==> trial 1: inputs <==
==> flow/design.v <==
module USER_PRJ1 #( parameter pADDR_WIDTH   = 12,
                   parameter pDATA_WIDTH   = 32
                 )
(
  output wire                        awready,
  output wire                        arready,
  output wire                        wready,
  output wire                        rvalid,
  output wire  [(pDATA_WIDTH-1) : 0] rdata,
  input  wire                        awvalid,
  input  wire                [11: 0] awaddr,
  input  wire                        arvalid,
  input  wire                [11: 0] araddr,
  input  wire                        wvalid,
  input  wire  [(pDATA_WIDTH-1) : 0] wdata,
  input  wire                        rready,
  input  wire                        ss_tvalid,
  input  wire  [(pDATA_WIDTH-1) : 0] ss_tdata,
  input  wire                        sm_tready,
  output wire                        ss_tready,
  output wire                        sm_tvalid,
  output wire  [(pDATA_WIDTH-1) : 0] sm_tdata,
  input  wire                        axi_clk,
  input  wire                        axi_reset_n
);
wire [3:0]  tap_WE;
wire        tap_EN;
wire [11:0] tap_A;
wire [31:0] tap_Di, tap_Do;
bram11 tap_ram(
    .clk(axi_clk),
    .we(|tap_WE),
    .re(tap_EN),
    .waddr(tap_A),
    .raddr(tap_A),
    .wdi(tap_Di),
    .rdo(tap_Do)
);
wire [3:0]  data_WE;
wire        data_EN;
wire [11:0] data_A;
wire [31:0] data_Di, data_Do;
bram11 data_ram(
    .clk(axi_clk),
    .we(|data_WE),
    .re(data_EN),
    .waddr(data_A),
    .raddr(data_A),
    .wdi(data_Di),
    .rdo(data_Do)
);
fir inst_fir(
    .awready(awready),
    .wready(wready),
    .awvalid(awvalid),
    .awaddr(awaddr),
    .wvalid(wvalid),
    .wdata(wdata),
    .arready(arready),
    .rready(rready),
    .arvalid(arvalid),
    .araddr(araddr),
    .rvalid(rvalid),
    .rdata(rdata),    
    .ss_tvalid(ss_tvalid), 
    .ss_tdata(ss_tdata), 
    .ss_tlast(1'b0),
    .ss_tready(ss_tready), 
    .sm_tready(sm_tready), 
    .sm_tvalid(sm_tvalid), 
    .sm_tdata(sm_tdata), 
    .tap_WE(tap_WE),
    .tap_EN(tap_EN),
    .tap_Di(tap_Di),
    .tap_A(tap_A),
    .tap_Do(tap_Do),
    .data_WE(data_WE),
    .data_EN(data_EN),
    .data_Di(data_Di),
    .data_A(data_A),
    .data_Do(data_Do),
    .axis_clk(axi_clk),
    .axis_rst_n(axi_reset_n)
);
endmodule  
module fir 
#(  parameter pADDR_WIDTH = 12,
    parameter pDATA_WIDTH = 32,
    parameter Tape_Num    = 10  
)
(
    output  wire                     awready,  
    output  wire                      wready,   
    input   wire                     awvalid,  
    input   wire [(pADDR_WIDTH-1):0] awaddr,   
    input   wire                     wvalid,  
    input   wire [(pDATA_WIDTH-1):0] wdata,   
    output  wire                     arready,  
    input   wire                     rready,  
    input   wire                     arvalid,  
    input   wire [(pADDR_WIDTH-1):0] araddr,  
    output  reg                      rvalid,  
    output  reg  [(pDATA_WIDTH-1):0] rdata,   
    input   wire                     ss_tvalid,  
    input   wire [(pDATA_WIDTH-1):0] ss_tdata,  
    input   wire                     ss_tlast,  
    output  reg                      ss_tready,  
    input   wire                     sm_tready,  
    output  reg                      sm_tvalid,  
    output  reg  [(pDATA_WIDTH-1):0] sm_tdata,  
    output  reg                      sm_tlast,  
    output  reg  [3:0]               tap_WE,
    output  wire                     tap_EN,
    output  reg  [(pDATA_WIDTH-1):0] tap_Di,
    output  wire   [(pADDR_WIDTH-1):0] tap_A,
    input   wire [(pDATA_WIDTH-1):0] tap_Do,
    output  reg  [3:0]               data_WE,
    output  wire                     data_EN,
    output  reg  [(pDATA_WIDTH-1):0] data_Di,
    output  wire [(pADDR_WIDTH-1):0] data_A,
    input   wire [(pDATA_WIDTH-1):0] data_Do,
    input   wire                     axis_clk,
    input   wire                     axis_rst_n
);
localparam S_RESET_RAM = 0;
localparam S_COMPUTE = 1;
localparam S_READY = 2;
localparam S_DONE = 3;
localparam S_FIN = 4;
localparam S_WAIT_START = 5;
reg ap_done_w, ap_done_r;
reg ap_idle_w, ap_idle_r;
reg ap_start_w, ap_start_r;
reg rvalid_w;
reg [(pDATA_WIDTH-1):0] rdata_w;
reg read_axil_wait_w, read_axil_wait_r;
reg tap_A_read, tap_A_write;
reg [(pDATA_WIDTH-1):0] data_len_w,data_len_r;
wire [31:0] addr_map_0_data;
reg [3:0] data_A_byte;
reg [3:0] state_w, state_r;
reg [3:0] data_addr_cnt_w, data_addr_cnt_r;
reg [3:0] data_addr_base_w, data_addr_base_r;
reg [(pDATA_WIDTH-1):0] res_w,res_r;
reg last_one_w, last_one_r;
wire [31:0] mac_result;
assign addr_map_0_data = {{29{1'b0}},ap_idle_r,ap_done_r,ap_start_r};
assign tap_EN = 1'b1;
assign data_EN = 1'b1;
assign tap_A =  tap_A_write ? awaddr-64 : 
                tap_A_read ? araddr-64 : data_addr_cnt_r;
assign wready = awvalid && wvalid;
assign awready = awvalid && wvalid;
assign data_A = data_A_byte;
assign arready = 1;
assign mac_result = $signed(res_r) + $signed($signed(data_Do) * $signed(tap_Do));
always @(*) begin
    state_w = state_r;
    case (state_r)
        S_RESET_RAM:begin
            if(data_addr_cnt_r == Tape_Num)begin
                state_w = S_WAIT_START;
            end
        end
        S_WAIT_START:begin
            if(ap_start_r)begin
                state_w = S_READY;
            end
        end
        S_READY:begin
            if(ss_tvalid)begin
                state_w = S_COMPUTE;
            end
        end
        S_COMPUTE:begin
            if(data_addr_cnt_r == Tape_Num+1)begin
                state_w = S_DONE;
            end
        end
        S_DONE:begin
            if(sm_tready)begin
                if(last_one_r) 
                    state_w = S_FIN;
                else
                    state_w = S_READY;
            end
        end
    endcase
end
always @(*) begin
    data_addr_cnt_w = data_addr_cnt_r;
    data_WE = 4'b0000;
    data_Di = 0;
    data_A_byte = 0;
    ap_done_w = ap_done_r;
    ap_idle_w = ap_idle_r;
    data_addr_base_w = data_addr_base_r;
    last_one_w = last_one_r;
    ss_tready = 0;
    sm_tvalid = 0;
    sm_tdata = 0;
    res_w = res_r;
    case (state_r)
        S_RESET_RAM:begin
            data_WE = 4'b1111;
            data_Di = 0;
            data_A_byte = data_addr_cnt_r;
            if (data_addr_cnt_r == Tape_Num)begin
                data_addr_cnt_w = data_addr_cnt_r;
                ap_idle_w = 0;
            end
            else begin
                data_addr_cnt_w = data_addr_cnt_r + 1;
            end
        end
        S_WAIT_START:begin
            data_addr_cnt_w = 0;
        end
        S_READY:begin
            ss_tready = 1;
            res_w = 0;
            if(ss_tvalid)begin
                data_Di = ss_tdata;
                data_WE = 4'b1111;
                data_A_byte = data_addr_base_r;
            end
        end
        S_COMPUTE:begin
            res_w = (data_addr_cnt_r == 0) ? res_r : mac_result;
            data_A_byte = (data_addr_base_r + data_addr_cnt_r > Tape_Num) ? 
                        data_addr_base_r + data_addr_cnt_r - Tape_Num - 1 : 
                        data_addr_base_r + data_addr_cnt_r;
            if(data_addr_cnt_r == Tape_Num+1)begin
                data_addr_cnt_w = 0;
                if(data_addr_base_r == 0)begin
                    data_addr_base_w = Tape_Num;
                end
                else begin
                    data_addr_base_w = data_addr_base_r - 1;
                end
                if(ss_tlast)begin
                    ap_done_w = 1;
                    ap_idle_w = 1;
                end
            end
            else begin
                data_addr_cnt_w = data_addr_cnt_r + 1;
            end
        end
        S_DONE:begin
            sm_tvalid = 1;
            sm_tdata = res_r;
            if(sm_tready)begin
                res_w = 0;
                last_one_w = ss_tlast;
            end
        end
        S_FIN:begin
        end
    endcase
end
always @(*) begin
    tap_A_write = 0;
    tap_Di = 0;
    tap_WE = 0;
    ap_start_w = 0;
    data_len_w = data_len_r;
    if(awvalid && wvalid)begin
        if(awaddr >= 64)begin
            tap_A_write = 1;
            tap_Di = wdata;
            tap_WE = 4'b1111;
        end
        else begin
            if (awaddr == 0)begin
                ap_start_w = 1;
            end
            else begin  
                data_len_w = wdata;
            end
        end
    end
end
always @(*) begin
    rvalid_w = 0;
    rdata_w = 0;
    read_axil_wait_w = 0;
    tap_A_read = 0;
    if(arvalid)begin
        if(araddr == 0)begin
            rdata_w = addr_map_0_data;
            rvalid_w = 1;
        end
        else begin
            if(read_axil_wait_r == 0) begin
                read_axil_wait_w = 1;
                tap_A_read = 1;
            end
            else begin
                rdata_w = tap_Do;
                rvalid_w = 1;
            end
        end
    end
end
always @(posedge axis_clk or negedge axis_rst_n) begin
    if(!axis_rst_n) begin
        ap_done_r <= 1'b0;
        ap_idle_r <= 1'b1;  
        ap_start_r <= 1'b0;
        rdata <= 0;
        rvalid <= 0;
        read_axil_wait_r <= 0;
        data_len_r <= 0;
        data_addr_cnt_r <= 0;
        state_r <= S_RESET_RAM;
        data_addr_base_r <= Tape_Num;
        res_r <= 0;
        last_one_r <= 0;
    end 
    else begin
        ap_done_r <= ap_done_w;
        ap_idle_r <= ap_idle_w;
        ap_start_r <= ap_start_w;
        rdata <= rdata_w;
        rvalid <= rvalid_w;
        read_axil_wait_r <= read_axil_wait_w;
        data_len_r <= data_len_w;
        data_addr_cnt_r <= data_addr_cnt_w;
        state_r <= state_w;
        data_addr_base_r <= data_addr_base_w;
        res_r <= res_w;
        last_one_r <= last_one_w;
    end
end
endmodule
module bram11 (clk, we, re, waddr, raddr, wdi, rdo);
    parameter ADDR_WIDTH = 12;
    parameter SIZE = 11;
    parameter BIT_WIDTH = 32;
    input                          clk;
    input                          we, re;
    input [ADDR_WIDTH-1:0]         waddr, raddr;
    input [BIT_WIDTH-1:0]          wdi;
    output reg [BIT_WIDTH-1:0]     rdo;
    reg [BIT_WIDTH-1:0] RAM [SIZE-1:0];
    wire [BIT_WIDTH-1:0] ram0 = RAM[0];
    wire [BIT_WIDTH-1:0] ram1 = RAM[1];
    wire [BIT_WIDTH-1:0] ram2 = RAM[2];
    wire [BIT_WIDTH-1:0] ram3 = RAM[3];
    wire [BIT_WIDTH-1:0] ram4 = RAM[4];
    wire [BIT_WIDTH-1:0] ram5 = RAM[5];
    wire [BIT_WIDTH-1:0] ram6 = RAM[6];
    wire [BIT_WIDTH-1:0] ram7 = RAM[7];
    wire [BIT_WIDTH-1:0] ram8 = RAM[8];
    wire [BIT_WIDTH-1:0] ram9 = RAM[9];
    wire [BIT_WIDTH-1:0] ram10 = RAM[10];
    always @(posedge clk)begin
        if(re) rdo <= RAM[raddr];
    end
    always @(posedge clk)begin
        if(we) RAM[waddr] <= wdi;
    end
endmodule
==> flow/run.sh <==
#!/bin/bash
# the make line also repeats each setting of config.mk as NAME=value (left out here)
make -C /OpenROAD-flow-scripts/flow DESIGN_CONFIG=/design/flow/config.mk WORK_HOME=/design/flow/orfs CLKGATE_MAP_FILE= finish
==> flow/config.mk <==
export PLATFORM = sky130hd
export DESIGN_NAME = USER_PRJ1
export DESIGN_NICKNAME = USER_PRJ1
export VERILOG_FILES = /design/flow/design.v
export SDC_FILE = /design/flow/constraint.sdc
export NUM_CORES = 4
export LEC_CHECK = 0
export CAP_MARGIN = 20
export CELL_PAD_IN_SITES_DETAIL_PLACEMENT = 2
export CELL_PAD_IN_SITES_GLOBAL_PLACEMENT = 3
export CORE_ASPECT_RATIO = 0.6
export CORE_MARGIN = 2
export CORE_UTILIZATION = 40
export CTS_CLUSTER_DIAMETER = 123
export GPL_ROUTABILITY_DRIVEN = 1
export HOLD_SLACK_MARGIN = 0.16
export MAX_ROUTING_LAYER = met5
export SLEW_MARGIN = 5
export TNS_END_PERCENT = 90
==> flow/constraint.sdc <==
create_clock -name core_clock -period 7.79 [get_ports {axi_clk}]
set_input_delay 1.5580 -clock core_clock [delete_from_list [all_inputs] [get_ports {axi_clk}]]
set_output_delay 1.5580 -clock core_clock [all_outputs]
set_load 0.01 [all_outputs]
==> build 53: changes against trial 1 <==
CELL_PAD_IN_SITES_DETAIL_PLACEMENT = not set   (was 2)
CELL_PAD_IN_SITES_GLOBAL_PLACEMENT = not set   (was 3)
CORE_ASPECT_RATIO = not set   (was 0.6)
CORE_UTILIZATION = 31   (was 40)
CTS_CLUSTER_DIAMETER = not set   (was 123)
GPL_ROUTABILITY_DRIVEN = not set   (was 1)
HOLD_SLACK_MARGIN = not set   (was 0.16)
MAX_ROUTING_LAYER = not set   (was met5)
SLEW_MARGIN = 20   (was 5)
TNS_END_PERCENT = not set   (was 90)
==> flow/constraint.sdc (replaced) <==
create_clock -name core_clock -period 8.59 [get_ports {axi_clk}]
set_input_delay 1.7180 -clock core_clock [delete_from_list [all_inputs] [get_ports {axi_clk}]]
set_output_delay 1.7180 -clock core_clock [all_outputs]
set_load 0.01 [all_outputs]
==> summary of the runs <==
- Design area: build 53 is smaller than trial 1 (1.4%).
- In build 53 the utilization is lower than in trial 1, by 11 points.
- Trial 1 passed the timing, DRC and antenna checks. Build 53 completed without violations.
- Of build 53 and trial 1, build 53 has the higher count of clock-buffer cells in the layout (gap 22).
- In trial 1 the critical path depth is higher than in build 53, by 1.
- Area after synthesis is the same in trial 1 and build 53.
- In trial 1 the non-clock buffer count is higher than in build 53, by 100.
- Of trial 1 and build 53, trial 1 has the higher wire length (gap 31%, measured against build 53).
==> figures <==
quantity                                                               trial 1                 build 53
Non-clock buffer count                                                     364                      264
Routed vias                                                              31.9k                    30.0k
Area fraction of clock buffers and clock inverters                       5.27%                    5.24%
Post-layout min period                                                 7600 ps                  8170 ps
Signal arrival time at the worst endpoint                              8190 ps                  8740 ps
Flip-flop and latch area                                            24500 um^2               24500 um^2
Vias in the first global route                                           36.5k                    31.4k
Critical path required time                                            8380 ps                  9160 ps
Highest Clock Rate                                                     132 MHz                  122 MHz
Wire length after detailed routing                                   167000 um                127000 um
Detail-routed net length per standard cell                             27.9 um                  20.1 um
Final Wtd Congestion                                                     0.801                    0.837
Met1 routing resource usage after global routing                         40.6%                    20.9%
Logic depth of the worst setup path including buffers                       27                       26
Outcome                                                complete, no violations  complete, no violations
